==> run F <==
## Dmac_Top
module Dmac_Top (
    input  logic        clk,
    input  logic        rst,
    input  logic        write,
    input  logic        HSel,
    input  logic [1:0]  STrans,
    input  logic [31:0] HWData,
    input  logic [31:0] HAddr,
    input  logic [31:0] MRData,
    input  logic        HReady,
    input  logic [1:0]  M_HResp,
    output logic HReadyOut,
    output logic [1:0] S_HResp,
    input  logic [1:0]  DmacReq,      
    input  logic        Bus_Grant,   
    output logic [31:0] MAddress,
    output logic [31:0] MWData,
    output logic [3:0]  MBurst_Size,
    output logic        MWrite,
    output logic [1:0]  MTrans,
    output logic [3:0]  MWStrb,
    output logic        Bus_Req,
    output logic        Interrupt,
    output logic [1:0]  ReqAck
);
clock: 4.77 ns
lec_check: 0
cap_margin: 20
core_margin: 3
core_utilization: 72
cts_cluster_diameter: 271
cts_cluster_size: 14
place_density_lb_addon: 0.01
setup_slack_margin: 0.69
slew_margin: 20
run.sh (not shown) runs the stock make flow with config.mk's settings and CLKGATE_MAP_FILE=.
==> inputs of run Z, as changes to run F <==
Settings changed: ABC_AREA set to 1, CORE_MARGIN 3 to 2, CORE_UTILIZATION 72 to 71, CTS_CLUSTER_DIAMETER 271 to unset, CTS_CLUSTER_SIZE 14 to unset, PLACE_DENSITY set to 0.6, PLACE_DENSITY_LB_ADDON 0.01 to unset, SETUP_SLACK_MARGIN 0.69 to unset.
==> flow/constraint.sdc (replaced) <==
create_clock -name core_clock -period 2.6 [get_ports {clk}]
set_input_delay 0.5200 -clock core_clock [delete_from_list [all_inputs] [get_ports {clk}]]
set_output_delay 0.5200 -clock core_clock [all_outputs]
set_load 0.01 [all_outputs]
==> inputs of run X, as changes to run F <==
Settings changed: CORE_MARGIN 3 to 2, CORE_UTILIZATION 72 to 57, CTS_CLUSTER_SIZE 14 to unset, PLACE_DENSITY set to 0.77, PLACE_DENSITY_LB_ADDON 0.01 to unset, SETUP_SLACK_MARGIN 0.69 to unset.
==> flow/constraint.sdc (replaced) <==
create_clock -name core_clock -period 2.62 [get_ports {clk}]
set_input_delay 0.5240 -clock core_clock [delete_from_list [all_inputs] [get_ports {clk}]]
set_output_delay 0.5240 -clock core_clock [all_outputs]
set_load 0.01 [all_outputs]
==> inputs of run G, as changes to run F <==
Settings changed: ABC_AREA set to 1, CORE_MARGIN 3 to 2, CTS_CLUSTER_DIAMETER 271 to 370, CTS_CLUSTER_SIZE 14 to 10, PLACE_DENSITY set to 0.42, PLACE_DENSITY_LB_ADDON 0.01 to unset, SETUP_SLACK_MARGIN 0.69 to 1.4, TNS_END_PERCENT set to 5.
==> comparison <==
- Run Z stopped in global routing (5_1_grt). Run X completed and failed the layout checks on setup timing. Run F finished but fails on setup timing. Run G completed without violations.
- The highest clock power belongs to run X, the lowest to run F.
- Worst setup slack: run G is higher than run X (2.2 ns).
- In run F the sequential share of layout area is higher than in run G, by 5.5 points.
- The lowest sequential power belongs to run F, the highest to run X.
==> figures <==
quantity                                                                                    run X                     run Z       run G            run F
Initial Utilization                                                                         57.6%                     71.7%       72.9%            73.2%
Outcome                                                                           failed layout checks    stopped before the end  timing/DRC/antenna clean  failed layout checks
Stage where the flow stopped                                                                    -  global routing (5_1_grt)           -                -
Layout check failures                                                                setup timing                         -           -     setup timing
Clock input transition at the sequential cells of the worst setup and hold paths          0.06 ns                         -     0.06 ns          0.07 ns
Total iterations of the first detailed-routing run                                              6                         -           9                6
DP Worst Slack                                                                           -1.38 ns                  -1.28 ns  -0.0793 ns        -0.221 ns
Worst max-slew margin expressed relative to the limit                                       46.4%                         -       19.2%            20.8%
Sequential share of cell area                                                               52.2%                         -       52.3%            57.7%
CTS buffer count                                                                              145                       145         162              112
Switching power                                                                           10.7 mW                         -     9.93 mW          5.36 mW
Final HPWL from detailed placement                                                         122 mm                    154 mm      127 mm          98.4 mm

==> 10-19 <==
Dmac_Top again, from the RTL that the note above started with.
clock: 10.0 ns
lec_check: 0
cap_margin: 0
cell_pad_in_sites_detail_placement: 2
core_aspect_ratio: 0.66
core_margin: 2
core_utilization: 60
cts_cluster_diameter: 183
cts_cluster_size: 97
gpl_routability_driven: 0
gpl_timing_driven: 0
max_routing_layer: met4
place_density: 0.43
slew_margin: 20
tns_end_percent: 80
==> 03-21: changes against 10-19 <==
==> flow/config.mk (replaced) <==
export PLATFORM = sky130hd
export DESIGN_NAME = Dmac_Top
export DESIGN_NICKNAME = Dmac_Top
export VERILOG_FILES = /design/flow/design.v
export SDC_FILE = /design/flow/constraint.sdc
export NUM_CORES = 4
export LEC_CHECK = 0
export CAP_MARGIN = 20
export CORE_MARGIN = 2
export CORE_UTILIZATION = 57
export PLACE_DENSITY = 0.6
export SLEW_MARGIN = 20
==> flow/constraint.sdc (replaced) <==
create_clock -name core_clock -period 5.59 [get_ports {clk}]
set_input_delay 1.1180 -clock core_clock [delete_from_list [all_inputs] [get_ports {clk}]]
set_output_delay 1.1180 -clock core_clock [all_outputs]
set_load 0.01 [all_outputs]
==> 05-20: changes against 10-19 <==
==> flow/config.mk (replaced) <==
export PLATFORM = sky130hd
export DESIGN_NAME = Dmac_Top
export DESIGN_NICKNAME = Dmac_Top
export VERILOG_FILES = /design/flow/design.v
export SDC_FILE = /design/flow/constraint.sdc
export NUM_CORES = 4
export LEC_CHECK = 0
export CAP_MARGIN = 20
export CORE_MARGIN = 10
export CORE_UTILIZATION = 40
export CTS_CLUSTER_DIAMETER = 392
export GPL_ROUTABILITY_DRIVEN = 0
export GPL_TIMING_DRIVEN = 0
export MAX_ROUTING_LAYER = met4
export PLACE_DENSITY_LB_ADDON = 0.18
export SLEW_MARGIN = 20
==> flow/constraint.sdc (replaced) <==
create_clock -name core_clock -period 8.44 [get_ports {clk}]
set_input_delay 1.6880 -clock core_clock [delete_from_list [all_inputs] [get_ports {clk}]]
set_output_delay 1.6880 -clock core_clock [all_outputs]
set_load 0.01 [all_outputs]
==> 06-28: changes against 10-19 <==
==> flow/config.mk (replaced) <==
export PLATFORM = sky130hd
export DESIGN_NAME = Dmac_Top
export DESIGN_NICKNAME = Dmac_Top
export VERILOG_FILES = /design/flow/design.v
export SDC_FILE = /design/flow/constraint.sdc
export NUM_CORES = 4
export LEC_CHECK = 0
export ABC_AREA = 1
export CAP_MARGIN = 20
export CORE_ASPECT_RATIO = 1.41
export CORE_MARGIN = 2
export CORE_UTILIZATION = 72
export CTS_CLUSTER_DIAMETER = 400
export CTS_CLUSTER_SIZE = 11
export PLACE_DENSITY = 0.43
export SLEW_MARGIN = 20
==> flow/constraint.sdc (replaced) <==
create_clock -name core_clock -period 2.91 [get_ports {clk}]
set_input_delay 0.5820 -clock core_clock [delete_from_list [all_inputs] [get_ports {clk}]]
set_output_delay 0.5820 -clock core_clock [all_outputs]
set_load 0.01 [all_outputs]
==> qor summary <==
| item | 03-21 | 05-20 | 10-19 | 06-28 |
|---|---|---|---|---|
| Non-clock inverters | 68 | 68 | - | - |
| Number of cells on the critical path | 9 | 12 | - | - |
| Mi-comb count | 2538 | 2536 | - | - |
| Vias | 38345 | 39536 | - | - |
| Number of cells on the worst reg-to-reg path | 17 | 14 | - | - |
| Maximum fanout encountered on the critical timing path | 7 | 10 | - | - |
| Status | finished clean | finished clean | aborted with a tool error | aborted with a tool error |
| Last stage reached | - | - | 3_5_place_dp | 5_1_grt |
| Total met2 wirelength after detailed routing | 83210 um | 91000 um | - | - |
| Area used by sequential logic in the layout | 0.04117 mm^2 | 0.04115 mm^2 | - | - |
| Critical Path Slowest Stage Cell | sky130_fd_sc_hd__or4_1 | sky130_fd_sc_hd__a211oi_1 | - | - |
| Number of distinct library cells after synthesis | 90 | 90 | 90 | 59 |
| Critical Setup Path Class | reg2out | in2out | - | - |
| Antenna cell count | 2 | 3 | - | - |
| CTS clk-pin slew, worst paths | 0.06 ns | 0.06 ns | - | - |
| Fraction of standard cell area in multi-input logic | 0.2874 | 0.2796 | - | - |
| Synthesized chip area reported by yosys | 0.06281 mm^2 | 0.06281 mm^2 | 0.06281 mm^2 | 0.06824 mm^2 |
| CTS Sinks | 1441 | 1441 | - | 1441 |
| Number of warnings the tools reported | 71 | 61 | - | - |
| PnR worst setup slack | 0.1055 ns | 0.1625 ns | - | - |
| Non-clk bufs | 314 | 484 | - | - |
| Worst setup path endpoint | MWData[1] | MWData[25] | - | - |
| Ratio of total power to cell area | 311.9 mW/mm^2 | 202.9 mW/mm^2 | - | - |
Power is estimated from default activity; no workload was simulated.
